==> flow/design.v <==
module fifo_simple #(
  parameter DP = 32,
  parameter DW = 24,
  parameter CUT_READY = 1,
  parameter ZEROOUT_WHENEMPTY = 0
) (
  input               clk,
  input               rst_n,
  input               w_req,
  output              unfull,
  input  [DW-1:0]     data_i,
  input               r_req,
  output              unempty,
  output [DW-1:0]     data_o
);
localparam AW = $clog2(DP);
reg [DW-1:0] mem [0:DP-1];
reg [AW-1:0] wptr;
reg [AW-1:0] rptr;
reg [AW:0]   cnt;
wire do_w = w_req & unfull;
wire do_r = r_req & unempty;
assign unfull  = (cnt != DP);
assign unempty = (cnt != 0);
assign data_o  = (ZEROOUT_WHENEMPTY != 0 && !unempty) ? {DW{1'b0}} : mem[rptr];
always @(posedge clk) begin
  if (do_w)
    mem[wptr] <= data_i;
end
always @(posedge clk) begin
  if (!rst_n) begin
    wptr <= 0;
    rptr <= 0;
    cnt  <= 0;
  end else begin
    if (do_w)
      wptr <= (wptr == DP-1) ? {AW{1'b0}} : wptr + 1'b1;
    if (do_r)
      rptr <= (rptr == DP-1) ? {AW{1'b0}} : rptr + 1'b1;
    case ({do_w, do_r})
      2'b10: cnt <= cnt + 1'b1;
      2'b01: cnt <= cnt - 1'b1;
      default: cnt <= cnt;
    endcase
  end
end
endmodule
module axis_1553_decoder #(
    parameter clock_speed = 20000000,
    parameter sample_rate = 2000000,
    parameter bit_slice_offset = 0,
    parameter invert_data = 0,
    parameter sample_select = 0
  ) 
  (
    input   aclk,
    input   arstn,
    input   parity_set,  
    output reg  [15:0]  m_axis_tdata,
    output reg          m_axis_tvalid,
    output reg  [7:0]   m_axis_tuser,
    input               m_axis_tready,
    input       [1:0]   diff
  );
    localparam integer base_1553_clock_rate = 1000000;
    localparam integer samples_per_mhz = sample_rate / base_1553_clock_rate;
    localparam integer cycles_per_mhz = clock_speed / base_1553_clock_rate;
    localparam integer delay_time = cycles_per_mhz * 4;
    localparam integer samples_to_skip = ((cycles_per_mhz > samples_per_mhz) ? cycles_per_mhz / samples_per_mhz : 0);
    localparam integer round_sample_select = ((sample_select == 0) ? samples_to_skip/2 : sample_select % samples_to_skip);
    localparam integer bit_rate_per_mhz = samples_per_mhz;
    localparam integer round_bit_slice_offset = ((cycles_per_mhz > samples_per_mhz) ? ((bit_slice_offset == 0) ? bit_rate_per_mhz/4 : bit_slice_offset % bit_rate_per_mhz) : 0);
    localparam integer sync_pulse_len = bit_rate_per_mhz * 3;
    localparam integer bits_per_trans = 20;
    localparam integer synth_bits_per_trans = (bits_per_trans*bit_rate_per_mhz);
    localparam diff_wait    = 5'h01;
    localparam data_cap     = 5'h03;
    localparam data_reduce  = 5'h07;
    localparam parity_gen   = 5'h0F;
    localparam trans        = 5'h1F;
    localparam error        = 5'h00;
    localparam [sync_pulse_len-1:0]sync_cmd_stat = {{sync_pulse_len/2{1'b0}}, {sync_pulse_len/2{1'b1}}};
    localparam [sync_pulse_len-1:0]sync_data     = {{sync_pulse_len/2{1'b1}}, {sync_pulse_len/2{1'b0}}};
    localparam cmd_data = 3'b010;
    localparam cmd_cmnd = 3'b100;
    localparam [(bit_rate_per_mhz)-1:0]bit_pattern = {{bit_rate_per_mhz/2{1'b1}}, {bit_rate_per_mhz/2{1'b0}}};
    localparam [synth_bits_per_trans-1:0]synth_clk = {bits_per_trans{bit_pattern}};
    integer bit_slice_index;
    reg [synth_bits_per_trans-1:0] reg_data;
    reg parity_bit;
    reg delay_bit;
    reg [4:0]  state;
    reg [15:0] data;
    reg [7:0]  cmd;
    reg [1:0]  p_diff;
    reg [clogb2(samples_to_skip):0]        skip_counter;
    reg [clogb2(delay_time)-1:0]           pause_counter;
    reg [clogb2(synth_bits_per_trans)-1:0] trans_counter;
    always @(posedge aclk) begin
      if(arstn == 1'b0) begin
        pause_counter <= delay_time-1;
      end else begin
        case (state)
          data_cap, diff_wait: begin
            pause_counter <= delay_time-1;
            if(diff[0] == diff[1]) begin
              pause_counter <= pause_counter - 1;
              if(pause_counter == 0) begin
                pause_counter <= 0;
              end
            end
          end
          default:
            pause_counter <= delay_time-1;
        endcase
      end
    end
    always @(posedge aclk) begin
      if(arstn == 1'b0) begin
        m_axis_tdata  <= 0;
        m_axis_tvalid <= 0;
        m_axis_tuser  <= 0;
      end else begin
        m_axis_tdata <= m_axis_tdata;
        m_axis_tvalid<= m_axis_tvalid;
        m_axis_tuser <= m_axis_tuser;
        case (state)
                  trans: begin
            m_axis_tdata  <= data;
            m_axis_tuser  <= cmd;
            m_axis_tvalid <= 1'b1;
          end
                          default: begin
            if(m_axis_tready == 1'b1) begin
              m_axis_tdata  <= 0;
              m_axis_tvalid <= 0;
              m_axis_tuser  <= 0;
            end
          end
          endcase
      end
    end
    always @(posedge aclk) begin
      if(arstn == 1'b0) begin
        state           <= error;
        data            <= 0;
        cmd             <= 0;
        parity_bit      <= 0;
        delay_bit       <= 0;
            end else begin
        case (state)
          diff_wait: begin
            state <= diff_wait;
            cmd           <= 0;
            data          <= 0;
            parity_bit    <= 0;
            delay_bit     <= 0;
            if(pause_counter == 0) begin
              delay_bit <= 1'b1;
            end
            if((diff[0] ^ diff[1]) && (skip_counter == 0)) begin
              state <= data_cap;
            end
          end
          data_cap: begin
            state <= data_cap;
                                if(trans_counter == 0) begin
              if(reg_data[synth_bits_per_trans-1:synth_bits_per_trans-sync_pulse_len] == sync_cmd_stat) begin
                state <= data_reduce;
                cmd[7:5] <= cmd_cmnd;
              end
              if(reg_data[synth_bits_per_trans-1:synth_bits_per_trans-sync_pulse_len] == sync_data) begin
                state <= data_reduce;
                cmd[7:5] <= cmd_data;
              end
            end
                      if(pause_counter == 0) begin
              state <= diff_wait;
              cmd   <= 0;
            end
          end
          data_reduce: begin
            state <= parity_gen;
            for(bit_slice_index = 0; bit_slice_index < 16; bit_slice_index = bit_slice_index + 1) begin
              data[bit_slice_index] <= (invert_data > 0 ? ~reg_data[bit_rate_per_mhz*(bit_slice_index+1)+round_bit_slice_offset] : reg_data[bit_rate_per_mhz*(bit_slice_index+1)+round_bit_slice_offset]);
            end
            parity_bit <= (invert_data > 0 ? ~reg_data[round_bit_slice_offset] : reg_data[round_bit_slice_offset]);
            cmd[1] <= (invert_data > 0 ? 1'b1 : 1'b0);
            cmd[2] <= delay_bit;
          end
          parity_gen: begin
            state <= trans;
            cmd[0] <= ~(~(^data) ^ parity_bit ^ parity_set);
          end
          trans:
            state <= diff_wait;
          default:
            state <= diff_wait;
        endcase
      end
    end
    always @(posedge aclk) begin
      if(arstn == 1'b0) begin
        p_diff        <= 2'b11;
        skip_counter  <= 0;
      end else begin
        p_diff <= diff;
        case (state)
          diff_wait, data_cap: begin
            skip_counter <= (samples_to_skip == 0 ? 0 : (skip_counter + 1) % samples_to_skip);          if((state == diff_wait) && (diff[0] == diff[1])) begin
              skip_counter <= skip_counter;
            end
            if((pause_counter == 0) && (diff[0] == diff[1])) begin
              skip_counter <= 0;
            end
            if((p_diff[0] == 0) && (diff[0] == 1)) begin
              skip_counter <= 0;
            end
            if((p_diff[1] == 0) && (diff[1] == 1)) begin
              skip_counter <= 0;
            end
          end
          error: begin
            p_diff        <= 2'b11;
            skip_counter  <= 0;
          end
          default: begin
            skip_counter <= (samples_to_skip == 0 ? 0 : (skip_counter + 1) % samples_to_skip);
          end
        endcase
      end
    end
      always @(posedge aclk) begin
      if(arstn == 1'b0) begin
        reg_data      <= synth_clk;
        trans_counter <= synth_bits_per_trans-1;
      end else begin
        case (state)
                  data_cap: begin
            if(skip_counter == round_sample_select) begin
              reg_data <= {reg_data[synth_bits_per_trans-2:0], p_diff[0]};
              trans_counter <= trans_counter - 1;
            end
            if((pause_counter == 0) && (diff[0] == diff[1])) begin
              reg_data <= synth_clk;
            end
            if(trans_counter == 0) begin
              trans_counter <= 0;
            end
          end
          trans: begin
            reg_data      <= synth_clk;
            trans_counter <= synth_bits_per_trans-1;
          end
          error: begin
            reg_data      <= synth_clk;
            trans_counter <= synth_bits_per_trans-1;
          end
          default: begin
            trans_counter <= synth_bits_per_trans-1;
          end
        endcase
      end
    end
    function integer clogb2;
      input [31:0] value;
      begin
          value = value - 1;
          for (clogb2 = 0; value > 0; clogb2 = clogb2 + 1) begin
              value = value >> 1;
          end
      end
    endfunction
endmodule
module axis_1553_encoder #(
    parameter clock_speed = 2000000,
    parameter sample_rate = 2000000
) 
(
    input aclk,
    input arstn,
    input parity_set,  
    input   [15:0]  s_axis_tdata,
    input           s_axis_tvalid,
    input   [7:0]   s_axis_tuser,
    output          s_axis_tready,
    output  reg [1:0]   diff,
    output  reg         en_diff
);
    localparam integer base_1553_clock_rate = 1000000;
    localparam integer samples_per_mhz = sample_rate / base_1553_clock_rate;
    localparam integer cycles_per_mhz = clock_speed / base_1553_clock_rate;
    localparam integer samples_to_skip = ((cycles_per_mhz > samples_per_mhz) ? cycles_per_mhz / samples_per_mhz - 1 : 0); 
    localparam integer bit_rate_per_mhz = samples_per_mhz;
    localparam integer delay_time = cycles_per_mhz * 4;
    localparam integer sync_pulse_len = bit_rate_per_mhz * 3;
    localparam integer bits_per_trans = 20;
    localparam integer synth_bits_per_trans = (bits_per_trans*bit_rate_per_mhz);
    localparam [(bit_rate_per_mhz)-1:0]bit_pattern = {{bit_rate_per_mhz/2{1'b1}}, {bit_rate_per_mhz/2{1'b0}}};
    localparam [synth_bits_per_trans-1:0]synth_clk = {bits_per_trans{bit_pattern}};
    localparam data_cap     = 3'd1;
    localparam data_invert  = 3'd2;
    localparam parity_gen   = 3'd3;
    localparam process_data = 4;
    localparam pause_ck     = 3'd5;
    localparam trans        = 3'd6;
    localparam error        = 3'd0;
    localparam [sync_pulse_len-1:0]sync_cmd_stat = {{sync_pulse_len/2{1'b0}}, {sync_pulse_len/2{1'b1}}};
    localparam [sync_pulse_len-1:0]sync_data     = {{sync_pulse_len/2{1'b1}}, {sync_pulse_len/2{1'b0}}};
    localparam cmd_data = 3'b010;
    localparam cmd_cmnd = 3'b100;
    localparam enable_diff_output = 1'b1;
    integer xor_index;
    integer cycle_index;
    reg [synth_bits_per_trans-1:0]reg_data;
    reg parity_bit;
    reg [2:0]  state;
    reg [15:0] data;
    reg [15:0] r_data;
    reg [7:0]  cmd;
    reg [clogb2(samples_to_skip):0]         skip_counter;
    reg [clogb2(delay_time)-1:0]            pause_counter;
    reg [clogb2(synth_bits_per_trans)-1:0]  trans_counter;
    reg [clogb2(synth_bits_per_trans)-1:0]  prev_trans_counter;
    assign s_axis_tready = (state == data_cap ? arstn : 0);
    always @(posedge aclk) begin
      if(arstn == 1'b0) begin
        pause_counter <= delay_time-1;
      end else begin
        case (state)
          trans:
            pause_counter <= delay_time-1;
          default: begin
            pause_counter <= pause_counter - 1;
            if(pause_counter == 0) begin
              pause_counter <= 0;
            end
          end
        endcase
      end
    end
    always @(posedge aclk) begin
      if(arstn == 1'b0) begin
        data        <= 0;
        cmd         <= 0;
      end else begin
        case (state)
          data_cap: begin
            if(s_axis_tvalid == 1'b1) begin
              data <= s_axis_tdata;
              cmd  <= s_axis_tuser;
            end
          end
          trans: begin
            data <= 0;
            cmd  <= 0;
          end
          default:begin
            data <= data;
            cmd  <= cmd;
          end
        endcase
      end
    end
    always @(posedge aclk) begin
      if(arstn == 1'b0) begin
        state       <= error;
        parity_bit  <= 0;
        reg_data    <= synth_clk;
      end else begin
        case (state)
          data_cap: begin
            state <= data_cap;
            reg_data <= synth_clk;
            parity_bit <= 0;
            r_data     <= 0;
            if(s_axis_tvalid == 1'b1) begin
              state <= data_invert;
            end
          end
          data_invert: begin
            state <= parity_gen;
            r_data <= data;
            if(cmd[1] == 1'b1) begin
              r_data <= ~data;
            end
          end
          parity_gen: begin
            state <= process_data;
            parity_bit <= (^r_data) ^ parity_set;
          end
          process_data: begin
            state <= pause_ck;
            if(cmd[2] == 1'b0) begin
                state <= trans;
            end
            case (cmd[7:5])
              cmd_data:
                reg_data[synth_bits_per_trans-1:synth_bits_per_trans-sync_pulse_len] <= sync_data;
              cmd_cmnd:
                reg_data[synth_bits_per_trans-1:synth_bits_per_trans-sync_pulse_len] <= sync_cmd_stat;
              default:
                reg_data[synth_bits_per_trans-1:synth_bits_per_trans-sync_pulse_len] <= 0;
            endcase
            reg_data[bit_rate_per_mhz-1:0] <= reg_data[bit_rate_per_mhz-1:0] ^ {bit_rate_per_mhz{parity_bit}} ^ {bit_rate_per_mhz{cmd[0]}};
            for(xor_index = 0; xor_index < 16; xor_index = xor_index + 1) begin
              for(cycle_index = (bit_rate_per_mhz*xor_index)+(bit_rate_per_mhz); cycle_index < (bit_rate_per_mhz*xor_index)+(bit_rate_per_mhz*2); cycle_index = cycle_index + 1)
                reg_data[cycle_index] <= reg_data[cycle_index] ^ r_data[xor_index];
            end
          end
          pause_ck: begin
            state <= pause_ck;
            if(pause_counter == 0) begin
              state <= trans;
            end
          end
          trans: begin
            state <= trans;
            if((trans_counter == 0) && (prev_trans_counter == 0) && (skip_counter == samples_to_skip)) begin
              state <= data_cap;
            end
          end
          default:
            state <= data_cap;
        endcase
      end
    end
    always @(posedge aclk) begin
      if(arstn == 1'b0) begin
        diff                <= 0;
        en_diff             <= ~enable_diff_output;
        trans_counter       <= synth_bits_per_trans-1;
        prev_trans_counter  <= synth_bits_per_trans-1;
      end 
      else begin
        prev_trans_counter <= trans_counter;
        case (state)
          trans: begin
            skip_counter <= skip_counter + 1;
            en_diff <= enable_diff_output;
            diff[0] <= reg_data[trans_counter];
            diff[1] <= ~reg_data[trans_counter];
            if(skip_counter == samples_to_skip) begin
              trans_counter <= trans_counter - 1;
              skip_counter <= 0;
            end
                      if(trans_counter == 0) begin
              trans_counter <= 0;
            end
          end
          default: begin
                      diff                <= 0;
            skip_counter        <= 0;
            en_diff             <= ~enable_diff_output;
            trans_counter       <= synth_bits_per_trans-1;
            prev_trans_counter  <= synth_bits_per_trans-1;
          end
          endcase
      end
    end
    function integer clogb2;
      input [31:0] value;
      begin
          value = value - 1;
          for (clogb2 = 0; value > 0; clogb2 = clogb2 + 1) begin
              value = value >> 1;
          end
      end
    endfunction
endmodule
module Core_1553B
(
  input clk,
  input rst_n,
  input parity_set,
  input  r_fifo_rd,
  output r_fifo_unempty,
  output [23:0] r_fifo_data,
  input  w_fifo_wd,
  output w_fifo_unfull,
  input  [23:0] w_fifo_data,
  input  [1:0] rx_1553,
  output [1:0] tx_1553,
  output en_tx_1553
);
wire [15:0]   m1553_decoder_data;
wire          m1553_decoder_valid;
wire [ 7:0]   m1553_decoder_user;
wire          m1553_decoder_ready;
wire [15:0]   m1553_encoder_data;
wire          m1553_encoder_valid;
wire [ 7:0]   m1553_encoder_user;
wire          m1553_encoder_ready;
axis_1553_decoder mil1553_decoder (
  .aclk(clk),
  .arstn(rst_n),
  .parity_set   (parity_set),
  .m_axis_tdata(m1553_decoder_data),
  .m_axis_tvalid(m1553_decoder_valid),
  .m_axis_tuser(m1553_decoder_user),
  .m_axis_tready(m1553_decoder_ready),
  .diff(rx_1553)
);
fifo_simple #(
  .DP           (32),
  .DW           (16+8),
  .CUT_READY    (1),
  .ZEROOUT_WHENEMPTY  (0)
) decoder_fifo (
  .clk        (clk),
  .rst_n      (rst_n),
  .w_req      (m1553_decoder_valid),
  .unfull     (m1553_decoder_ready),
  .data_i     ({m1553_decoder_user, m1553_decoder_data}),
  .r_req      (r_fifo_rd),
  .unempty    (r_fifo_unempty),
  .data_o     (r_fifo_data)
);
axis_1553_encoder mil1553_encoder (
  .aclk(clk),
  .arstn(rst_n),
  .parity_set   (parity_set),
  .s_axis_tdata(m1553_encoder_data),
  .s_axis_tvalid(m1553_encoder_valid),
  .s_axis_tuser(m1553_encoder_user),
  .s_axis_tready(m1553_encoder_ready),
  .diff(tx_1553),
  .en_diff(en_tx_1553)
);
fifo_simple #(
  .DP           (32),
  .DW           (16+8),
  .CUT_READY    (1),
  .ZEROOUT_WHENEMPTY  (0)
) encoder_fifo (
  .clk        (clk),
  .rst_n      (rst_n),
  .w_req      (w_fifo_wd),
  .unfull     (w_fifo_unfull),
  .data_i     (w_fifo_data),
  .r_req      (m1553_encoder_ready),
  .unempty    (m1553_encoder_valid),
  .data_o     ({m1553_encoder_user, m1553_encoder_data})
);
endmodule
module APB_Slave_Interface#(
    parameter DATAWIDTH = 32,
    parameter REGSNUM = 8
)(
    APB_CLK,
    APB_RESETn,
    APB_RDATA,
    APB_READY,
    APB_SLVERR,
    APB_STRB,
    APB_PROT,
    APB_ADDR,
    APB_ENABLE,
    APB_WRITE,
    APB_WDATA,
    APB_SEL,
    RegsDataOut,
    RegsDataIn,
    beWrdOut,
    beReadOut,
    RegsAddrOut
);
function integer clogb2( 
    input integer data
);
begin
    if(data == 0)
        clogb2 = 1;
    else if(data != 0)
        for(clogb2 = 0; data > 0;clogb2 = clogb2 + 1)
            data = data >> 1;
end
endfunction
localparam REGS_ADDRWIDTH = clogb2(REGSNUM-1);
localparam ADDR_LSB = (DATAWIDTH/32) + 1;
localparam APB_STRB_WIDTH = (DATAWIDTH<=32) ? 4 : 8;
input                               APB_CLK;
input                               APB_RESETn;
output       [DATAWIDTH-1 : 0]      APB_RDATA;
output                              APB_READY;
output                              APB_SLVERR;
input wire  [APB_STRB_WIDTH-1 : 0]  APB_STRB;
input wire  [2 : 0]                 APB_PROT;
input wire                          APB_ENABLE;
input wire                          APB_WRITE;
input wire  [DATAWIDTH-1 : 0]       APB_WDATA;
input wire  [DATAWIDTH-1 : 0]       APB_ADDR;
input wire                          APB_SEL;
output wire [DATAWIDTH*REGSNUM-1 : 0]  RegsDataOut;
input wire  [DATAWIDTH*REGSNUM-1 : 0]  RegsDataIn;
output reg                              beWrdOut;
output reg                              beReadOut;
output reg  [REGS_ADDRWIDTH-1 : 0]      RegsAddrOut;
wire        [REGS_ADDRWIDTH-1 : 0]      regsAddr;
assign regsAddr = APB_ADDR[REGS_ADDRWIDTH+ADDR_LSB-1 : ADDR_LSB];
reg [DATAWIDTH-1 : 0] APB_RDATA_R;
reg APB_READY_R;
reg APB_SLVERR_R;
assign APB_RDATA = APB_RDATA_R;
assign APB_READY = APB_READY_R;
assign APB_SLVERR = APB_SLVERR_R;
reg [DATAWIDTH-1 : 0] DeviceRegs [REGSNUM-1 : 0];
wire [DATAWIDTH-1:0] DeviceRegs_r [REGSNUM-1 : 0];
genvar i;
generate
    for(i=0; i<REGSNUM; i = i+1) begin: link_regs
        assign RegsDataOut[(i+1)*DATAWIDTH-1 : i*DATAWIDTH] = DeviceRegs[i];
        assign DeviceRegs_r[i] = RegsDataIn[(i+1)*DATAWIDTH-1 : i*DATAWIDTH];
    end
endgenerate
localparam First  = 2'd0;
localparam Second = 2'd1;
localparam Third  = 2'd2;
reg [1 : 0] APBState;
integer k;
always @(posedge APB_CLK or negedge APB_RESETn )
begin
    if (!APB_RESETn) begin
        APBState <= First;
        APB_RDATA_R <= 0;
        APB_READY_R <= 0;
        APB_SLVERR_R <= 0;
        RegsAddrOut <= 0;
        beWrdOut <= 0;
        beReadOut <= 0;
        for(k=0; k<REGSNUM; k=k+1)begin
            DeviceRegs[k] <= 0;
        end
    end
    else begin
        case(APBState)
            First: begin
                if(APB_SEL && (regsAddr < REGSNUM)) begin
                    RegsAddrOut <= regsAddr;
                    APBState <= Second;
                end
            end
            Second: begin
                if(APB_ENABLE) begin
                    if(APB_WRITE) begin
                        beWrdOut <= 1;
                        DeviceRegs[regsAddr] <= APB_WDATA;
                    end
                    else begin
                        beReadOut <= 1;
                        APB_RDATA_R <= DeviceRegs_r[RegsAddrOut];
                    end
                    APB_READY_R <= 1;
                    APB_SLVERR_R <= 0;
                    APBState <= Third;
                end
            end
            Third: begin
                APB_READY_R <= 0;
                APB_SLVERR_R <= 0;
                beWrdOut <= 0;
                beReadOut <= 0;
                APBState <= First;
            end
            default: APBState <= First;
        endcase
    end
end
endmodule
module Top_1553B_APB
(
  APB_CLK,
  APB_RESETn,
  APB_RDATA,
  APB_READY,
  APB_SLVERR,
  APB_STRB,
  APB_PROT, 
  APB_ADDR,
  APB_ENABLE,
  APB_WRITE,
  APB_WDATA,
  APB_SEL,
  rx0_1553,
  tx0_1553,
  tx0_en,
  rx1_1553,
  tx1_1553,
  tx1_en
);
localparam DATAWIDTH = 32;
localparam APB_STRB_WIDTH = 8;
localparam REGSNUM = 8;
localparam REGS_ADDRWIDTH = 3;
input                               APB_CLK;
input                               APB_RESETn;
output [DATAWIDTH-1 : 0]            APB_RDATA;
output                              APB_READY;
output                              APB_SLVERR;
input  [APB_STRB_WIDTH-1 : 0]       APB_STRB;
input  [2 : 0]                      APB_PROT;
input  [DATAWIDTH-1 : 0]            APB_ADDR;
input                               APB_ENABLE;
input                               APB_WRITE;
input  [DATAWIDTH-1 : 0]            APB_WDATA;
input                               APB_SEL;
input     [1:0] rx0_1553;
output    [1:0] tx0_1553;
output    tx0_en;
input     [1:0] rx1_1553;
output    [1:0] tx1_1553;
output    tx1_en;
wire [DATAWIDTH*REGSNUM-1 : 0]    RegsDataOut;
wire [DATAWIDTH*REGSNUM-1 : 0]    RegsDataIn;
wire                              beWrdOut;
wire                              beReadOut;
wire [REGS_ADDRWIDTH-1 : 0]       RegsAddrOut;
APB_Slave_Interface#(
    .DATAWIDTH  (DATAWIDTH),
    .REGSNUM    (REGSNUM)
)APB_Inter_inst(
    .APB_CLK(APB_CLK),
    .APB_RESETn(APB_RESETn),
    .APB_RDATA(APB_RDATA),
    .APB_READY(APB_READY),
    .APB_SLVERR(APB_SLVERR),
    .APB_STRB(APB_STRB),
    .APB_PROT(APB_PROT), 
    .APB_ADDR(APB_ADDR),
    .APB_ENABLE(APB_ENABLE),
    .APB_WRITE(APB_WRITE),
    .APB_WDATA(APB_WDATA),
    .APB_SEL(APB_SEL),
    .RegsDataOut (RegsDataOut),
    .RegsDataIn  (RegsDataIn),
    .beWrdOut    (beWrdOut),
    .beReadOut   (beReadOut),
    .RegsAddrOut (RegsAddrOut)
);
wire [DATAWIDTH-1:0] rxreg_one_read;
assign RegsDataIn[3*DATAWIDTH-1 : 2*DATAWIDTH]= rxreg_one_read;
wire rxreg_one_read_sel = beReadOut & (RegsAddrOut == 2);
assign rxreg_one_read[30:24] = 0;
wire [DATAWIDTH-1:0] txreg_one_write = RegsDataOut[4*DATAWIDTH-1 : 3*DATAWIDTH];
wire txreg_one_write_sel = beWrdOut & (RegsAddrOut == 3);
wire [DATAWIDTH-1:0] txreg_one_read;
assign RegsDataIn[4*DATAWIDTH-1 : 3*DATAWIDTH] = txreg_one_read;
assign txreg_one_read[31:1] = 0;
assign RegsDataIn[2*DATAWIDTH-1 : 0] = 0;
assign RegsDataIn[DATAWIDTH*REGSNUM-1 : 4*DATAWIDTH] = 0;
assign tx1_1553 = 2'b00;
assign tx1_en = 1'b0;
Core_1553B CoreOne_inst
(
  .clk              (APB_CLK),
  .rst_n            (APB_RESETn),
  .parity_set       (1'b0),
  .r_fifo_rd        (rxreg_one_read_sel),
  .r_fifo_unempty   (rxreg_one_read[31]),
  .r_fifo_data      (rxreg_one_read[23:0]),
  .w_fifo_wd        (txreg_one_write_sel),
  .w_fifo_unfull    (txreg_one_read[0]),
  .w_fifo_data      (txreg_one_write[23:0]),
  .rx_1553          (rx0_1553),
  .tx_1553          (tx0_1553),
  .en_tx_1553       (tx0_en)
);
endmodule
==> flow/run.sh <==
#!/bin/bash
# the make line also repeats each setting of config.mk as NAME=value (left out here)
make -C /OpenROAD-flow-scripts/flow DESIGN_CONFIG=/design/flow/config.mk WORK_HOME=/design/flow/orfs CLKGATE_MAP_FILE= finish
==> flow/config.mk <==
export PLATFORM = sky130hd
export DESIGN_NAME = Top_1553B_APB
export DESIGN_NICKNAME = Top_1553B_APB
export VERILOG_FILES = /design/flow/design.v
export SDC_FILE = /design/flow/constraint.sdc
export NUM_CORES = 4
export LEC_CHECK = 0
export CAP_MARGIN = 0
export CORE_MARGIN = 2
export CORE_UTILIZATION = 72
export CTS_CLUSTER_SIZE = 13
export SLEW_MARGIN = 20
==> flow/constraint.sdc <==
create_clock -name core_clock -period 2.34 [get_ports {APB_CLK}]
set_input_delay 0.4680 -clock core_clock [delete_from_list [all_inputs] [get_ports {APB_CLK}]]
set_output_delay 0.4680 -clock core_clock [all_outputs]
set_load 0.01 [all_outputs]
==> results of run 1 <==
-- repair_timing --
item / in CTS / in global routing
gates cloned: 16 / 10
resized: 113 / 115
setup endpoints to repair: 835 / 822
setup buffers: 38 / 37
hold buffers: 1 / 0
pin swaps: 27 / 40
hold endpoints to repair: 51 / 0
-- final cells by class --
class / count / share of cell area [%]
repair buffers: 459 / 7.58
well taps: 1176 / 1.87
clock buffers: 251 / 5.93
clock inverters: 44 / 0.486
multi-input cells: 1610 / 22.9
inverters: 46 / 0.247
diodes: 1 / 0.00319
flip-flops and latches: 1681 / 61.0
-- stage by stage --
stage | cells | setup WS [ns]
after detailed placement | 4885 | -0.319
final | 5268 | -0.291
after CTS | 5231 | -0.173
after global routing | 5267 | -0.431
after floorplan | 3536 | -0.346
after global placement | 4885 | -0.252
-- layer usage --
metal,up-vias,global-route usage [%]
met5,-,0
li1,14900,-
met2,3621,69.1
met1,19500,51.9
met4,2,26.8
met3,939,8.41
==> results.yml, run 1 <==
# implementation run metrics
setup_path:
  crit_path_max_incr_delay_ns: 0.33
  cp_data_required_time_ns: 2.99
  cp_top_family: "AND-OR/OR-AND gates"
  worst_r2r_path_depth: 13
  cp.arrival_ns: 3.28
  rr_startpoint: "CoreOne_inst.decoder_fifo.cnt[4]$_SDFFE_PN0P_"
  setup.reg_to_reg.worst_slack_ns: -0.29
  launching_element_type_of_the_critical_path: "flip-flop"
  critical_path.reg2reg.endpoint: "CoreOne_inst.decoder_fifo.cnt[4]$_SDFFE_PN0P_"
  critical_path_peak_fanout: 4
  critPathBufInv: 3
  crit_end: "CoreOne_inst.decoder_fifo.cnt[4]$_SDFFE_PN0P_"
  worstPathCellList: "nor4_4 > nand2_1 > o211ai_1 > inv_1 > ha_4 > buf_4 > ha_4 > buf_4 > a21o_1 > a21oi_2 > xnor2_1 > mux2i_1 > nor2_1"
  launching_element_of_the_worst_setup_path: "CoreOne_inst.decoder_fifo.cnt[4]$_SDFFE_PN0P_"
  cp_num_cells: 13
  setup.worst_path.end_class: "flip-flop"
  cpMaxStageDelayCell: "sky130_fd_sc_hd__dfxtp_2"
  crit_type: "reg2reg"
route:
  met2_length_mm: 101
  detail_route.iter0.violations: 6622
  route.antenna.remaining_nets: 0
  highest-signal-layer: "met5"
  drc_errors: 0
  met3WireLength_mm: 23.3
  drt-vias-per-instance: 7.40
  via_count: 39000
  detailedRoute.firstPassIterationCount: 6
  drt-met1-wl_mm: 62.4
  routed_wirelength_mm: 202
  wire_per_inst_um: 38.3
global_route:
  global_route.overflow_total: 0
  initial_antenna_violation_count: 2
  first_pass_grt_wire_length_mm: 279
  largest_net_degree_at_the_start_of_global_routing: 129
  first_global_vias: 40000
  groute.usage.overall_pct: 42.0
final_layout:
  final-seq-area_um2: 47900
  area_delta_synth_final_pct: 19.3
  net_count_reported_at_finish: 4084
  fin_util_pct: 87.0
  fin_area_um2: 78500
  area_of_the_multi_input_gates_um2: 18000
  fillerInstances: 3327
hold_path:
  hp-start: "APB_WDATA[1]"
  hold_class: "in2reg"
  worstHoldEndpoint: "APB_Inter_inst.DeviceRegs[3][1]$_DFFE_PN0P_"
  hold_depth: 2
pwr:
  internal-power_mw: 48.9
  power-per-cell-area_nw_per_um2: 816
  p_sw_mw: 15.2
  ir_drop_mv: 0.921
  power_consumption_mw: 64.1
  p_leak_nw: 26.1
  pg_seq_mw: 33.9
  power.clock.fraction_pct: 41.9
  power.share.switching_pct: 23.7
  clk-power_mw: 26.8
  seq_power_share_pct: 52.9
  power.combinational.fraction_pct: 5.2
  pwr.group.combinational_mw: 3.33
  pwr_top: "sequential cells"
sta:
  layout_setup_ws_ns: -0.291
  finalSetupTns_ns: -5.71
  final.setup_skew_ns: 0.0430
  finalMaxSlewViolations: 0
  max_slew.worst_pin.slew_ns: 1.15
  setup_viol: 94
  rsz0062_at_grt: "yes"
  final_hold_viol_count: 0
  layout_worst_path_cycle_share_pct: 112
  max-slew-margin-rel_pct: 23.3
  fin_hold_ws_ns: 0.289
  min_clock_period_post_route_ns: 2.63
  achievable-frequency_mhz: 380
floorplan:
  die_height_um: 306
  die_width_um: 306
  pin_count: 124
  fp-utilization_pct: 72.9
  placementRows: 110
  coreArea_um2: 90300
  fp.dieArea_um2: 93900
synthesis:
  synth_dominant_cell_count: "sky130_fd_sc_hd__edfxtp_1"
  most_common_reg_cell: "sky130_fd_sc_hd__edfxtp_1"
  top_area_cell: "sky130_fd_sc_hd__edfxtp_1"
  simple_gate_share_pct: 4.68
  ys_chip_area_um2: 65900
  syn-cell-area_um2: 65900
  synth_cells: 3522
  synthesis.area_per_instance_um2: 18.7
  top_logic_kind: "multiplexers"
  synth_stat.cells: 3522
  synth_largest_type_area_fraction_pct: 63.5
  ys_seq_share_pct: 72.7
  synth.top_cells.by_area: "sky130_fd_sc_hd__edfxtp_1, sky130_fd_sc_hd__mux4_2, sky130_fd_sc_hd__dfxtp_1"
  post_synth_fa_ha_maj_area_fraction_pct: 0.802
  synth-seq-cells: 1681
  ys_sh_mux_pct: 16.0
  ys_sh_xor_pct: 1.64
  top_cells_by_count: "sky130_fd_sc_hd__edfxtp_1, sky130_fd_sc_hd__mux4_2, sky130_fd_sc_hd__dfxtp_1"
  synthDistinctLibCells: 76
  synth_async_sr_flop_share_pct: 3.09
  synth-edff-count: 1393
  synth.cellmix.compoundShare_pct: 2.53
  ys_warn_count: 77
cts:
  cts.reportedPaths.clkPinSlew_ns: 0.08
  numClockSinks: 1681
  cts_root_buf: "sky130_fd_sc_hd__clkbuf_16"
  cts_tree: "built"
  cts.path.max_buffers: 3
  clock_latency_ns: 0.81
  numCtsBuffers: 161
  htree_num_levels: 4
status:
  so.violations: "setup timing"
  outcome: "complete, but fails checks"
placed_design:
  place_hpwl_mm: 93.2
  dpl-instance-area_um2: 71300
  place.gp.congestion: 0.837
  port-buffer-count: 56
job:
  tool_warnings: 104
  drv.max_cap_violation_count: 0
==> inputs of run 2 (changes only) <==
- ABC_AREA: not set -> 0
- CAP_MARGIN: 0 -> 20
- CELL_PAD_IN_SITES_DETAIL_PLACEMENT: not set -> 0
- CORE_UTILIZATION: 72 -> 70
- CTS_CLUSTER_SIZE: 13 -> 37
- GPL_ROUTABILITY_DRIVEN: not set -> 0
- GPL_TIMING_DRIVEN: not set -> 1
- HOLD_SLACK_MARGIN: not set -> 0.29
- MAX_ROUTING_LAYER: not set -> met5
- MIN_ROUTING_LAYER: not set -> met1
- PLACE_DENSITY: not set -> 0.65
- SETUP_SLACK_MARGIN: not set -> 0.36
- clock period: 2.34 -> 1.27 ns (I/O delays scaled with it)
==> results.yml, run 2 <==
# generated from flow reports
floorplan:
  die_height_um: 311
  fp.dieArea_um2: 96500
  die_width_um: 311
  fp-utilization_pct: 70.6
  placementRows: 112
  coreArea_um2: 93300
  pin_count: 124
synthesis:
  synth_stat.cells: 3522
  ys_seq_share_pct: 72.7
  synth.cellmix.compoundShare_pct: 2.53
  ys_sh_xor_pct: 1.64
  syn-cell-area_um2: 65900
  ys_chip_area_um2: 65900
  ys_sh_mux_pct: 16.0
  ys_warn_count: 77
  most_common_reg_cell: "sky130_fd_sc_hd__edfxtp_1"
  simple_gate_share_pct: 4.68
  synth_dominant_cell_count: "sky130_fd_sc_hd__edfxtp_1"
  synth-edff-count: 1393
  synth_async_sr_flop_share_pct: 3.09
  synthDistinctLibCells: 76
  synth_cells: 3522
  synthesis.area_per_instance_um2: 18.7
  top_area_cell: "sky130_fd_sc_hd__edfxtp_1"
  post_synth_fa_ha_maj_area_fraction_pct: 0.802
  synth-seq-cells: 1681
  synth_largest_type_area_fraction_pct: 63.5
  top_logic_kind: "multiplexers"
  synth.top_cells.by_area: "sky130_fd_sc_hd__edfxtp_1, sky130_fd_sc_hd__mux4_2, sky130_fd_sc_hd__dfxtp_1"
  top_cells_by_count: "sky130_fd_sc_hd__edfxtp_1, sky130_fd_sc_hd__mux4_2, sky130_fd_sc_hd__dfxtp_1"
status:
  error_message: "[ERROR DPL-0033] detailed placement checks failed during check placement."
  haltStage: "clock tree synthesis (4_1_cts)"
  outcome: "stopped before the end"
placed_design:
  dp_worst_setup_slack_ns: -1.39
  port-buffer-count: 56
  place_hpwl_mm: 99.2
[run 2: per-stage QoR]
step           hold slack, ns  total power [mW]  std cells  instance area, um2
2_1_floorplan         -0.0416              65.7       3536               66500
3_3_place_gp            0.306              68.3       5265               74500
3_5_place_dp            0.306              68.6       5265               74500
==> inputs of run 3 (changes only) <==
- ABC_AREA: 0 -> not set
- CAP_MARGIN: 20 -> 15
- CELL_PAD_IN_SITES_DETAIL_PLACEMENT: 0 -> 2
- CELL_PAD_IN_SITES_GLOBAL_PLACEMENT: not set -> 3
- CORE_ASPECT_RATIO: not set -> 1.24
- CORE_MARGIN: 2 -> 4
- CORE_UTILIZATION: 70 -> 22
- CTS_CLUSTER_SIZE: 37 -> not set
- GPL_ROUTABILITY_DRIVEN: 0 -> not set
- GPL_TIMING_DRIVEN: 1 -> not set
- HOLD_SLACK_MARGIN: 0.29 -> not set
- MAX_ROUTING_LAYER: met5 -> not set
- MIN_ROUTING_LAYER: met1 -> not set
- PLACE_DENSITY: 0.65 -> 0.85
- SETUP_SLACK_MARGIN: 0.36 -> 0.65
- TNS_END_PERCENT: not set -> 95
- clock period: 1.27 -> 2.47 ns (I/O delays scaled with it)
==> results.yml, run 3 <==
# implementation run metrics
status:
  outcome: "complete, but fails checks"
  so.violations: "setup timing"
setup_path:
  crit_path_max_incr_delay_ns: 0.44
  critical_path.reg2reg.endpoint: "CoreOne_inst.encoder_fifo.cnt[5]$_SDFFE_PN0P_"
  critical_path_peak_fanout: 3
  cp.arrival_ns: 3.70
  cp_num_cells: 12
  crit_type: "reg2reg"
  cpMaxStageDelayCell: "sky130_fd_sc_hd__nand3b_1"
  cp_top_family: "AND-OR/OR-AND gates"
  worstPathCellList: "nand3b_1 > a31oi_2 > and2_4 > clkinv_8 > ha_4 > ha_4 > a21o_1 > a21oi_2 > o21bai_2 > a21oi_2 > mux2i_1 > mux2i_1"
  cp_data_required_time_ns: 3.21
  rr_startpoint: "APB_Inter_inst.RegsAddrOut[2]$_DFFE_PN0P_"
  setup.reg_to_reg.worst_slack_ns: -0.49
  setup.worst_path.end_class: "flip-flop"
  launching_element_of_the_worst_setup_path: "APB_Inter_inst.RegsAddrOut[2]$_DFFE_PN0P_"
  launching_element_type_of_the_critical_path: "flip-flop"
  worst_r2r_path_depth: 12
  crit_end: "CoreOne_inst.encoder_fifo.cnt[5]$_SDFFE_PN0P_"
  critPathBufInv: 1
placed_design:
  numPlacedInstances: 7603
  place.gp.congestion: 0.745
  dpl-instance-area_um2: 74400
  place_hpwl_mm: 120
  port-buffer-count: 56
  dp_worst_setup_slack_ns: -0.490
sta:
  setup_viol: 737
  final.setup_skew_ns: 0.122
  achievable-frequency_mhz: 338
  max-slew-margin-rel_pct: 27.2
  layout_worst_path_cycle_share_pct: 120
  rsz0062_at_grt: "yes"
  fin_hold_ws_ns: 0.0612
  min_clock_period_post_route_ns: 2.96
  finalSetupTns_ns: -182.91
  max_slew.worst_pin.slew_ns: 1.09
  final_hold_viol_count: 0
  layout_setup_ws_ns: -0.486
  finalMaxSlewViolations: 0
synthesis:
  synth_stat.cells: 3522
  synth_async_sr_flop_share_pct: 3.09
  synth_largest_type_area_fraction_pct: 63.5
  top_cells_by_count: "sky130_fd_sc_hd__edfxtp_1, sky130_fd_sc_hd__mux4_2, sky130_fd_sc_hd__dfxtp_1"
  ys_sh_mux_pct: 16.0
  synthesis.area_per_instance_um2: 18.7
  ys_seq_share_pct: 72.7
  simple_gate_share_pct: 4.68
  synth.top_cells.by_area: "sky130_fd_sc_hd__edfxtp_1, sky130_fd_sc_hd__mux4_2, sky130_fd_sc_hd__dfxtp_1"
  ys_warn_count: 77
  synth_cells: 3522
  synth-edff-count: 1393
  top_area_cell: "sky130_fd_sc_hd__edfxtp_1"
  post_synth_fa_ha_maj_area_fraction_pct: 0.802
  ys_chip_area_um2: 65900
  ys_sh_xor_pct: 1.64
  most_common_reg_cell: "sky130_fd_sc_hd__edfxtp_1"
  synth.cellmix.compoundShare_pct: 2.53
  synth-seq-cells: 1681
  top_logic_kind: "multiplexers"
  synthDistinctLibCells: 76
  syn-cell-area_um2: 65900
  synth_dominant_cell_count: "sky130_fd_sc_hd__edfxtp_1"
floorplan:
  fp.dieArea_um2: 308000
  fp-utilization_pct: 22.1
  die_height_um: 617
  die_width_um: 499
  placementRows: 223
  coreArea_um2: 298000
  pin_count: 124
cts:
  htree_num_levels: 4
  cts_root_buf: "sky130_fd_sc_hd__clkbuf_16"
  cts_tree: "built"
  cts.path.max_buffers: 4
  cts.reportedPaths.clkPinSlew_ns: 0.06
  numClockSinks: 1681
  numCtsBuffers: 184
  clock_latency_ns: 0.87
route:
  routed_wirelength_mm: 210
  route.antenna.remaining_nets: 0
  detail_route.iter0.violations: 3325
  detailedRoute.firstPassIterationCount: 5
  wire_per_inst_um: 26.0
  via_count: 36200
  drt-vias-per-instance: 4.49
  num_antenna_cells: 0
  drc_errors: 0
final_layout:
  fillerInstances: 30400
  net_count_reported_at_finish: 4104
  area_delta_synth_final_pct: 26.3
  fin_util_pct: 27.9
  fin_area_um2: 83100
  finalNonFillerCells: 8062
pwr:
  clk-power_mw: 29.3
  power.share.switching_pct: 22.5
  internal-power_mw: 49.9
  seq_power_share_pct: 49.9
  power.clock.fraction_pct: 45.6
  pg_seq_mw: 32.1
  p_leak_nw: 26.5
  power.combinational.fraction_pct: 4.5
  power_consumption_mw: 64.4
  ir_drop_mv: 0.545
  power-per-cell-area_nw_per_um2: 775
  pwr_top: "sequential cells"
  p_sw_mw: 14.5
  pwr.group.combinational_mw: 2.91
global_route:
  global_route.overflow_total: 0
  initial_antenna_violation_count: 1
  largest_net_degree_at_the_start_of_global_routing: 129
  first_pass_grt_wire_length_mm: 302
  groute.usage.overall_pct: 13.2
  first_global_vias: 40200
job:
  drv.max_cap_violation_count: 0
  tool_warnings: 99
hold_path:
  hold_class: "in2async"
[run 3: layer usage]
metal | vias up | track usage, % | share of wire (%)
li1 | 14900 | - | -
met4 | 2 | 4.23 | 3.4
met1 | 19700 | 14.6 | 36
met5 | - | 0 | 0.0081
met3 | 361 | 1.79 | 4.8
met2 | 1261 | 25.6 | 56
[run 3: what timing repair did]
action | 4_1_cts | 5_1_grt
gates cloned | 25 | 4
gates resized | 128 | 41
endpoints found under the hold margin | 51 | 36
setup buffers | 77 | 19
endpoints found under the setup margin | 1557 | 1571
pin swaps | 26 | 26
[run 3: area by class of cell]
class	count	area (um2)	area share, %
Sequential cell	1681	47900	57.7
Multi-Input combinational cell	1612	17800	21.4
Timing Repair Buffer	454	6010	7.23
Clock buffer	240	5030	6.05
Tap cell	3937	4930	5.92
Clock inverter	92	1240	1.49
Inverter	46	201	0.242
==> inputs of run 4 (changes only) <==
- ABC_AREA: not set -> 0
- CAP_MARGIN: 15 -> 20
- CELL_PAD_IN_SITES_DETAIL_PLACEMENT: 2 -> 1
- CELL_PAD_IN_SITES_GLOBAL_PLACEMENT: 3 -> not set
- CORE_ASPECT_RATIO: 1.24 -> not set
- CORE_MARGIN: 4 -> 2
- CORE_UTILIZATION: 22 -> 67
- CTS_CLUSTER_DIAMETER: not set -> 162
- GPL_ROUTABILITY_DRIVEN: not set -> 1
- PLACE_DENSITY: 0.85 -> 0.89
- SETUP_SLACK_MARGIN: 0.65 -> not set
- SLEW_MARGIN: 20 -> 5
- TNS_END_PERCENT: 95 -> not set
- clock period: 2.47 -> 7.34 ns (I/O delays scaled with it)
==> results.yml, run 4 <==
# generated from flow reports
synthesis:
  synthDistinctLibCells: 76
  ys_chip_area_um2: 65900
  top_cells_by_count: "sky130_fd_sc_hd__edfxtp_1, sky130_fd_sc_hd__mux4_2, sky130_fd_sc_hd__dfxtp_1"
  synth-seq-cells: 1681
  synth.cellmix.compoundShare_pct: 2.53
  synth_dominant_cell_count: "sky130_fd_sc_hd__edfxtp_1"
  synth_cells: 3522
  ys_seq_share_pct: 72.7
  synthesis.area_per_instance_um2: 18.7
  synth-edff-count: 1393
  ys_sh_xor_pct: 1.64
  ys_warn_count: 77
  synth_largest_type_area_fraction_pct: 63.5
  synth.top_cells.by_area: "sky130_fd_sc_hd__edfxtp_1, sky130_fd_sc_hd__mux4_2, sky130_fd_sc_hd__dfxtp_1"
  syn-cell-area_um2: 65900
  synth_async_sr_flop_share_pct: 3.09
  top_area_cell: "sky130_fd_sc_hd__edfxtp_1"
  simple_gate_share_pct: 4.68
  most_common_reg_cell: "sky130_fd_sc_hd__edfxtp_1"
  post_synth_fa_ha_maj_area_fraction_pct: 0.802
  ys_sh_mux_pct: 16.0
  top_logic_kind: "multiplexers"
  synth_stat.cells: 3522
floorplan:
  placementRows: 114
  die_height_um: 318
  fp.dieArea_um2: 101000
  coreArea_um2: 97000
  fp-utilization_pct: 67.9
  pin_count: 124
  die_width_um: 318
global_route:
  groute.usage.overall_pct: 74.3
  global_route.overflow_total: 431
cts:
  cts.path.max_buffers: 3
  cts-resized-gates: 0
  postCtsSetupBuffers: 0
  htree_num_levels: 4
  numClockSinks: 1681
  cts.hold.buffers_added: 0
  cts_root_buf: "sky130_fd_sc_hd__clkbuf_16"
  numCtsBuffers: 161
placed_design:
  place.gp.congestion: 0.798
  place_hpwl_mm: 121
  port-buffer-count: 56
status:
  haltStage: "global routing (5_1_grt)"
  outcome: "stopped before the end"
  error_message: "[ERROR GRT-0232] Routing congestion too high. Check the congestion heatmap in the GUI."
run 4: through the flow:
stage	cell area, um2	utilization (%)	setup slack (ns)	cells
floorplan	65900	-	3.39	3536
global placement	68000	70.1	2.92	4735
detailed placement	68000	70.1	2.41	4737
CTS	73400	75.6	2.30	5038
run 4: layer usage:
layer | overflow | global-route usage, %
met5 | 9 | 37.9
met4 | 159 | 68.8
met3 | 27 | 56.9
met2 | 214 | 89.8
met1 | 22 | 78.1
==> inputs of run 5 (changes only) <==
- ABC_AREA: 0 -> not set
- CELL_PAD_IN_SITES_DETAIL_PLACEMENT: 1 -> not set
- CORE_UTILIZATION: 67 -> 40
- CTS_CLUSTER_DIAMETER: 162 -> not set
- GPL_ROUTABILITY_DRIVEN: 1 -> not set
- PLACE_DENSITY: 0.89 -> not set
- SLEW_MARGIN: 5 -> 20
- clock period: 7.34 -> 4.87 ns (I/O delays scaled with it)
==> results.yml, run 5 <==
# implementation run metrics
route:
  wire_per_inst_um: 24.2
  drc_errors: 0
  route.antenna.remaining_nets: 0
  detailedRoute.firstPassIterationCount: 5
  routed_wirelength_mm: 145
  detail_route.iter0.violations: 2860
  via_count: 32600
  drt-vias-per-instance: 5.43
synthesis:
  ys_chip_area_um2: 65900
  top_area_cell: "sky130_fd_sc_hd__edfxtp_1"
  simple_gate_share_pct: 4.68
  synth.top_cells.by_area: "sky130_fd_sc_hd__edfxtp_1, sky130_fd_sc_hd__mux4_2, sky130_fd_sc_hd__dfxtp_1"
  syn-cell-area_um2: 65900
  synth-edff-count: 1393
  synth_dominant_cell_count: "sky130_fd_sc_hd__edfxtp_1"
  ys_sh_xor_pct: 1.64
  synth_stat.cells: 3522
  ys_sh_mux_pct: 16.0
  top_cells_by_count: "sky130_fd_sc_hd__edfxtp_1, sky130_fd_sc_hd__mux4_2, sky130_fd_sc_hd__dfxtp_1"
  synthesis.area_per_instance_um2: 18.7
  most_common_reg_cell: "sky130_fd_sc_hd__edfxtp_1"
  top_logic_kind: "multiplexers"
  synth_largest_type_area_fraction_pct: 63.5
  synth.cellmix.compoundShare_pct: 2.53
  synth_async_sr_flop_share_pct: 3.09
  ys_seq_share_pct: 72.7
  synthDistinctLibCells: 76
  ys_warn_count: 77
  synth-seq-cells: 1681
  post_synth_fa_ha_maj_area_fraction_pct: 0.802
  synth_cells: 3522
pwr:
  pg_seq_mw: 16.3
  seq_power_share_pct: 53.5
  power-per-cell-area_nw_per_um2: 404
  power.clock.fraction_pct: 43.0
  p_sw_mw: 6.49
  pwr.group.combinational_mw: 1.06
  power.combinational.fraction_pct: 3.5
  clk-power_mw: 13.1
  power.share.switching_pct: 21.4
  p_leak_nw: 24.0
  internal-power_mw: 23.9
  ir_drop_mv: 0.393
  pwr_top: "sequential cells"
global_route:
  groute.usage.overall_pct: 17.4
  first_global_vias: 32800
  global_route.overflow_total: 0
  first_pass_grt_wire_length_mm: 217
  initial_antenna_violation_count: 5
  largest_net_degree_at_the_start_of_global_routing: 54
setup_path:
  setup.worst_path.end_class: "flip-flop"
  crit_end: "CoreOne_inst.encoder_fifo.cnt[5]$_SDFFE_PN0P_"
  worstPathCellList: "nand3b_1 > a31oi_1 > and2_1 > clkinv_1 > ha_1 > ha_1 > a21o_1 > a21oi_1 > o21bai_1 > a21oi_1 > mux2i_1 > mux2i_1"
  critical_path.reg2reg.endpoint: "CoreOne_inst.encoder_fifo.cnt[5]$_SDFFE_PN0P_"
  cp_num_cells: 12
  cp_data_required_time_ns: 5.59
  rr_startpoint: "APB_Inter_inst.RegsAddrOut[2]$_DFFE_PN0P_"
  crit_path_max_incr_delay_ns: 0.38
  cp.arrival_ns: 4.28
  critPathBufInv: 1
  launching_element_type_of_the_critical_path: "flip-flop"
  launching_element_of_the_worst_setup_path: "APB_Inter_inst.RegsAddrOut[2]$_DFFE_PN0P_"
  worst_r2r_path_depth: 12
  setup.reg_to_reg.worst_slack_ns: 1.31
  cpMaxStageDelayCell: "sky130_fd_sc_hd__dfrtp_1"
  critical_path_peak_fanout: 9
  cp_top_family: "AND-OR/OR-AND gates"
  crit_type: "reg2reg"
cts:
  cts-resized-gates: 0
  cts.path.max_buffers: 3
  numClockSinks: 1681
  cts_tree: "built"
  numCtsBuffers: 175
  cts.hold.buffers_added: 1
  cts_root_buf: "sky130_fd_sc_hd__clkbuf_16"
  cts.reportedPaths.clkPinSlew_ns: 0.06
  clock_latency_ns: 0.80
  htree_num_levels: 4
  postCtsSetupBuffers: 0
placed_design:
  dp_worst_setup_slack_ns: 1.33
  place.gp.congestion: 0.746
  port-buffer-count: 56
  place_hpwl_mm: 84.3
floorplan:
  placementRows: 148
  coreArea_um2: 163000
  fp-utilization_pct: 40.4
  die_height_um: 410
  die_width_um: 410
  fp.dieArea_um2: 168000
  pin_count: 124
sta:
  finalMaxSlewViolations: 0
  rsz0062_at_grt: "no"
  layout_setup_ws_ns: 1.31
  final_hold_viol_count: 0
  min_clock_period_post_route_ns: 3.56
  achievable-frequency_mhz: 281
  layout_worst_path_cycle_share_pct: 73.2
  finalSetupTns_ns: 0
  setup_viol: 0
  max-slew-margin-rel_pct: 21.9
  final.setup_skew_ns: 0.0385
  max_slew.worst_pin.slew_ns: 1.17
job:
  tool_warnings: 94
  drv.max_cap_violation_count: 0
final_layout:
  net_count_reported_at_finish: 3797
  fin_util_pct: 46.1
  area_delta_synth_final_pct: 14.3
hold_path:
  hold_class: "reg2reg"
  hp-start: "CoreOne_inst.mil1553_encoder.data[15]$_SDFFE_PN0P_"
  hold_depth: 2
  worstHoldEndpoint: "CoreOne_inst.mil1553_encoder.data[15]$_SDFFE_PN0P_"
status:
  outcome: "timing/DRC/antenna clean"
-- run 5: stage by stage --
step / instance area (um2) / hold slack, ns / total power [mW] / std cells
floorplan: 65900 / 0.432 / 17.1 / 3536
finish: 75300 / 0.459 / 30.4 / 5998
detailed placement: 69500 / 0.454 / 17.7 / 5667
global placement: 69500 / 0.446 / 17.6 / 5667
global route: 75300 / 0.480 / 31.4 / 5998
CTS: 75200 / 0.459 / 30.7 / 5995
-- run 5: area by class of cell --
type | instances | area, um2
clock buffer | 244 | 4820
fill | 13700 | 87900
inverter | 46 | 173
antenna | 1 | 2.50
clock inverter | 83 | 848
sequential | 1681 | 47900
timing repair buffer | 158 | 1490
tap | 2175 | 2720
multi-input combinational | 1610 | 17300
-- run 5: routing by layer --
layer / GRT usage [%] / up-vias / wire [um]
met3: 2.95 / 226 / 7750
met1: 24.4 / 17200 / 63400
li1: - / 14300 / -
met4: 5.41 / 4 / 3600
met2: 27.9 / 802 / 70400
met5: 0 / - / 22
==> inputs of run 6 (changes only) <==
- CORE_UTILIZATION: 40 -> 71
- CTS_CLUSTER_SIZE: not set -> 15
- HOLD_SLACK_MARGIN: not set -> 0.3
- SETUP_SLACK_MARGIN: not set -> 0.32
- clock period: 4.87 -> 2.35 ns (I/O delays scaled with it)
==> results.yml, run 6 <==
# implementation run metrics
global_route:
  first_global_vias: 40300
  first_pass_grt_wire_length_mm: 282
  initial_antenna_violation_count: 3
  largest_net_degree_at_the_start_of_global_routing: 94
  global_route.overflow_total: 0
  groute.usage.overall_pct: 42.3
sta:
  max_slew.worst_pin.slew_ns: 1.23
  layout_setup_ws_ns: -0.406
  final_hold_viol_count: 0
  final.setup_skew_ns: 0.0451
  max-slew-margin-rel_pct: 18.2
  rsz0062_at_grt: "yes"
  finalMaxSlewViolations: 0
  setup_viol: 1043
  layout_worst_path_cycle_share_pct: 117
  min_clock_period_post_route_ns: 2.76
  achievable-frequency_mhz: 363
status:
  so.violations: "setup timing"
  outcome: "complete, but fails checks"
synthesis:
  synth_largest_type_area_fraction_pct: 63.5
  top_area_cell: "sky130_fd_sc_hd__edfxtp_1"
  synth_dominant_cell_count: "sky130_fd_sc_hd__edfxtp_1"
  synth_stat.cells: 3522
  synth-seq-cells: 1681
  synthDistinctLibCells: 76
  simple_gate_share_pct: 4.68
  synth.cellmix.compoundShare_pct: 2.53
  ys_sh_xor_pct: 1.64
  synth_async_sr_flop_share_pct: 3.09
  syn-cell-area_um2: 65900
  synth_cells: 3522
  synth.top_cells.by_area: "sky130_fd_sc_hd__edfxtp_1, sky130_fd_sc_hd__mux4_2, sky130_fd_sc_hd__dfxtp_1"
  ys_chip_area_um2: 65900
  synth-edff-count: 1393
  top_cells_by_count: "sky130_fd_sc_hd__edfxtp_1, sky130_fd_sc_hd__mux4_2, sky130_fd_sc_hd__dfxtp_1"
  top_logic_kind: "multiplexers"
  post_synth_fa_ha_maj_area_fraction_pct: 0.802
  ys_sh_mux_pct: 16.0
  synthesis.area_per_instance_um2: 18.7
  ys_warn_count: 77
  ys_seq_share_pct: 72.7
  most_common_reg_cell: "sky130_fd_sc_hd__edfxtp_1"
cts:
  cts.path.max_buffers: 3
  numCtsBuffers: 160
  cts_tree: "built"
  cts_root_buf: "sky130_fd_sc_hd__clkbuf_16"
  clock_latency_ns: 0.81
  cts.reportedPaths.clkPinSlew_ns: 0.06
  htree_num_levels: 4
  numClockSinks: 1681
floorplan:
  die_width_um: 309
  coreArea_um2: 91800
  pin_count: 124
  die_height_um: 309
  fp.dieArea_um2: 95200
  fp-utilization_pct: 71.7
  placementRows: 111
route:
  route.antenna.remaining_nets: 0
  drt-vias-per-instance: 7.55
  detailedRoute.firstPassIterationCount: 7
  wire_per_inst_um: 40.4
  detail_route.iter0.violations: 7250
  via_count: 41200
  routed_wirelength_mm: 221
  drc_errors: 0
pwr:
  pwr_top: "sequential cells"
  ir_drop_mv: 1.24
  power.share.switching_pct: 23.8
  power.clock.fraction_pct: 43.1
  clk-power_mw: 28.3
  p_sw_mw: 15.7
  power.combinational.fraction_pct: 5.5
  p_leak_nw: 27.1
  seq_power_share_pct: 51.4
  pg_seq_mw: 33.8
  power-per-cell-area_nw_per_um2: 811
  pwr.group.combinational_mw: 3.60
  internal-power_mw: 50.0
placed_design:
  dpl-instance-area_um2: 71300
  place.gp.congestion: 0.842
  port-buffer-count: 56
  place_hpwl_mm: 90.0
setup_path:
  cp.arrival_ns: 3.46
  setup.reg_to_reg.worst_slack_ns: -0.41
  crit_path_max_incr_delay_ns: 0.34
  launching_element_type_of_the_critical_path: "flip-flop"
  crit_end: "CoreOne_inst.decoder_fifo.cnt[5]$_SDFFE_PN0P_"
  critical_path.reg2reg.endpoint: "CoreOne_inst.decoder_fifo.cnt[5]$_SDFFE_PN0P_"
  cp_data_required_time_ns: 3.05
  critical_path_peak_fanout: 4
  worst_r2r_path_depth: 12
  cp_top_family: "AND-OR/OR-AND gates"
  worstPathCellList: "nor4_4 > nand2_1 > o211ai_1 > inv_2 > ha_4 > ha_4 > a21o_1 > a21oi_4 > o21bai_1 > a21oi_1 > mux2i_1 > mux2i_1"
  cp_num_cells: 12
  crit_type: "reg2reg"
  cpMaxStageDelayCell: "sky130_fd_sc_hd__dfxtp_2"
  launching_element_of_the_worst_setup_path: "CoreOne_inst.decoder_fifo.cnt[4]$_SDFFE_PN0P_"
  rr_startpoint: "CoreOne_inst.decoder_fifo.cnt[4]$_SDFFE_PN0P_"
  setup.worst_path.end_class: "flip-flop"
  critPathBufInv: 1
final_layout:
  net_count_reported_at_finish: 4201
  fin_area_um2: 81000
  fillerInstances: 3092
  fin_util_pct: 88.3
  area_delta_synth_final_pct: 23.0
hold_path:
  worstHoldEndpoint: "APB_Inter_inst.APBState[0]$_DFF_PN1_"
  hold_class: "in2reg"
  hold_depth: 3
  hp-start: "APB_SEL"
job:
  drv.max_cap_violation_count: 0
  tool_warnings: 100
## run 6: routing by layer
layer | GRT usage (%) | up-vias | share of wire, %
met5 | 0 | - | 0.0054
met4 | 24.7 | 2 | 9.5
met3 | 8.71 | 1264 | 13
met2 | 70.3 | 4450 | 48
met1 | 52.2 | 20300 | 29
li1 | - | 15100 | -
## run 6: area by class of cell
type                    instances  area (um2)  share of cell area (%)
multi-input cells            1612       18200                    22.4
inverters                      46         203                   0.250
clock buffers                 215        4480                    5.53
diodes                          2        5.00                 0.00618
well taps                    1243        1560                    1.92
clock inverters                80         872                    1.08
flip-flops and latches       1681       47900                    59.1
repair buffers                575        7810                    9.64
## run 6: per-stage QoR
stage	hold WS [ns]	std cells	power, mW	setup TNS (ns)	setup WS (ns)
2_1_floorplan	0.174	3536	35.5	-64.47	-0.336
3_3_place_gp	0.442	4932	36.7	-14.98	-0.260
3_5_place_dp	0.447	4932	36.9	-22.29	-0.362
4_1_cts	0.300	5360	63.6	-38.37	-0.217
5_1_grt	0.322	5452	66.4	-214.59	-0.520
6_report	0.317	5454	65.7	-201.63	-0.406
## run 6: timing repair
action	CTS	global route
cloned	29	20
endpoints found under the hold margin	61	39
setup endpoints to repair	1495	1509
setup buffers	101	57
resized	195	103
hold buffers	3	16
pin swaps	59	47
==> inputs of run 7 (changes only) <==
- ABC_AREA: not set -> 1
- CELL_PAD_IN_SITES_DETAIL_PLACEMENT: not set -> 0
- CORE_UTILIZATION: 71 -> 70
- CTS_CLUSTER_SIZE: 15 -> 37
- GPL_ROUTABILITY_DRIVEN: not set -> 0
- GPL_TIMING_DRIVEN: not set -> 1
- HOLD_SLACK_MARGIN: 0.3 -> not set
- MAX_ROUTING_LAYER: not set -> met5
- MIN_ROUTING_LAYER: not set -> met1
- PLACE_DENSITY: not set -> 0.65
- SETUP_SLACK_MARGIN: 0.32 -> -0.02
- clock period: 2.35 -> 1.27 ns (I/O delays scaled with it)
==> results.yml, run 7 <==
# implementation run metrics
route:
  detail_route.iter0.violations: 6685
  routed_wirelength_mm: 197
  via_count: 50300
  route.antenna.remaining_nets: 0
  detailedRoute.firstPassIterationCount: 6
  drc_errors: 0
  drt-vias-per-instance: 6.42
  wire_per_inst_um: 25.1
sta:
  layout_setup_ws_ns: -1.33
  finalMaxSlewViolations: 0
  final.setup_skew_ns: 0.0337
  final_hold_viol_count: 1
  finalSetupTns_ns: -1512.66
  setup_viol: 1730
  fin_hold_ws_ns: -0.0744
  layout_worst_path_cycle_share_pct: 205
  rsz0062_at_grt: "yes"
  max-slew-margin-rel_pct: 46.7
  achievable-frequency_mhz: 385
  min_clock_period_post_route_ns: 2.60
  max_slew.worst_pin.slew_ns: 0.789
floorplan:
  pin_count: 124
  coreArea_um2: 98000
  fp.dieArea_um2: 101000
  placementRows: 115
  fp-utilization_pct: 70.2
  die_height_um: 318
  die_width_um: 318
placed_design:
  place_hpwl_mm: 119
  port-buffer-count: 56
setup_path:
  cp_top_family: "simple AND/OR/NAND/NOR gates"
  critical_path_peak_fanout: 4
  critical_path.reg2reg.endpoint: "CoreOne_inst.decoder_fifo.cnt[3]$_SDFFE_PN0P_"
  crit_type: "reg2reg"
  worstPathCellList: "nor4_2 > inv_1 > nor3_2 > inv_1 > nand3_2 > inv_2 > ha_4 > ha_4 > nand3_1 > and2_4 > buf_4 > buf_4 > xnor2_1 > o21ai_1 > inv_1"
  path_common_cell: "sky130_fd_sc_hd__inv_1"
  cp.arrival_ns: 3.27
  setup.reg_to_reg.worst_slack_ns: -1.33
  crit_path_max_incr_delay_ns: 0.33
  launching_element_type_of_the_critical_path: "flip-flop"
  cp_num_cells: 15
  worst_r2r_path_depth: 15
  critPathBufInv: 6
  setup.worst_path.end_class: "flip-flop"
  rr_startpoint: "CoreOne_inst.decoder_fifo.cnt[0]$_SDFFE_PN0P_"
  crit_end: "CoreOne_inst.decoder_fifo.cnt[3]$_SDFFE_PN0P_"
  cp_data_required_time_ns: 1.95
  cpMaxStageDelayCell: "sky130_fd_sc_hd__dfxtp_2"
  launching_element_of_the_worst_setup_path: "CoreOne_inst.decoder_fifo.cnt[0]$_SDFFE_PN0P_"
final_layout:
  area_delta_synth_final_pct: 22.7
  fin_util_pct: 86.2
  fillerInstances: 4651
  net_count_reported_at_finish: 6536
cts:
  cts_tree: "built"
  clock_latency_ns: 0.81
  cts.hold.buffers_added: 1
  cts.reportedPaths.clkPinSlew_ns: 0.06
  cts_root_buf: "sky130_fd_sc_hd__clkbuf_16"
  cts.path.max_buffers: 3
  htree_num_levels: 4
  numCtsBuffers: 163
  numClockSinks: 1681
synthesis:
  ys_chip_area_um2: 68800
  top_logic_kind: "AND-OR/OR-AND gates"
  ys_sh_mux_pct: 2.96
  top_area_cell: "sky130_fd_sc_hd__edfxtp_1"
  syn-cell-area_um2: 68800
  synth.top_cells.by_area: "sky130_fd_sc_hd__edfxtp_1, sky130_fd_sc_hd__dfxtp_1, sky130_fd_sc_hd__nand2_1"
  ys_seq_share_pct: 69.5
  synth_dominant_cell_count: "sky130_fd_sc_hd__edfxtp_1"
  most_common_reg_cell: "sky130_fd_sc_hd__edfxtp_1"
  ys_sh_xor_pct: 0.876
  synth_largest_type_area_fraction_pct: 60.8
  top_cells_by_count: "sky130_fd_sc_hd__edfxtp_1, sky130_fd_sc_hd__nand2_1, sky130_fd_sc_hd__a21oi_1"
  synth_async_sr_flop_share_pct: 3.09
  ys_warn_count: 77
  synthesis.area_per_instance_um2: 12.2
  synth_cells: 5656
  synth_stat.cells: 5656
  synth-seq-cells: 1681
  synthDistinctLibCells: 72
  simple_gate_share_pct: 9.18
  post_synth_fa_ha_maj_area_fraction_pct: 0.767
  synth.cellmix.compoundShare_pct: 12.2
  synth-edff-count: 1393
pwr:
  clk-power_mw: 48.3
  p_sw_mw: 33.8
  power.clock.fraction_pct: 37.0
  power.combinational.fraction_pct: 15.1
  pwr.group.combinational_mw: 19.7
  power-per-cell-area_nw_per_um2: 1550
  pwr_top: "sequential cells"
  p_leak_nw: 29.8
  ir_drop_mv: 1.63
  seq_power_share_pct: 47.9
  pg_seq_mw: 62.5
  power.share.switching_pct: 25.9
  internal-power_mw: 96.7
job:
  drv.max_cap_violation_count: 0
  tool_warnings: 100
hold_path:
  hold_depth: 5
  worstHoldEndpoint: "CoreOne_inst.mil1553_encoder.state[2]$_DFF_P_"
  hp-start: "APB_RESETn"
  hold_class: "in2reg"
status:
  so.violations: "hold timing, setup timing"
  outcome: "complete, but fails checks"
global_route:
  first_pass_grt_wire_length_mm: 291
  global_route.overflow_total: 0
  first_global_vias: 50100
  initial_antenna_violation_count: 3
  largest_net_degree_at_the_start_of_global_routing: 83
  groute.usage.overall_pct: 38.1
## run 7: through the flow
step	setup WS, ns	cells	power [mW]	cell area (um2)
after global routing	-1.43	7839	134	84500
after CTS	-1.29	7810	130	84100
after detailed placement	-1.32	7462	82.4	78000
after global placement	-1.31	7462	81.7	78000
final	-1.33	7839	131	84500
after floorplan	-1.15	5670	74.6	69600
## run 7: layout make-up
cell class,instances,area (um2),area share (%)
diodes,2,5.00,0.00592
clock buffers,221,4520,5.35
clock inverters,83,812,0.961
inverters,391,1520,1.80
multi-input cells,3251,18900,22.4
flip-flops and latches,1681,47900,56.7
well taps,1287,1610,1.91
repair buffers,923,9210,10.9
## run 7: layer usage
metal	part of all wire (%)	track usage [%]	vias up	wire length (um)
met2	49	63.6	3298	96200
met4	6.9	23.3	2	13600
met3	9.7	6.40	754	19200
met5	0.0071	0	-	14
met1	34	47.1	24200	67800
li1	-	-	22100	-
## run 7: timing repair
action,in CTS,in global routing
resized,68,44
endpoints found under the setup margin,1626,1729
gates cloned,10,3
endpoints found under the hold margin,57,1
pin swaps,27,22
setup buffers,33,26
Power figures rest on the tool's default switching activity, not on a simulated workload.
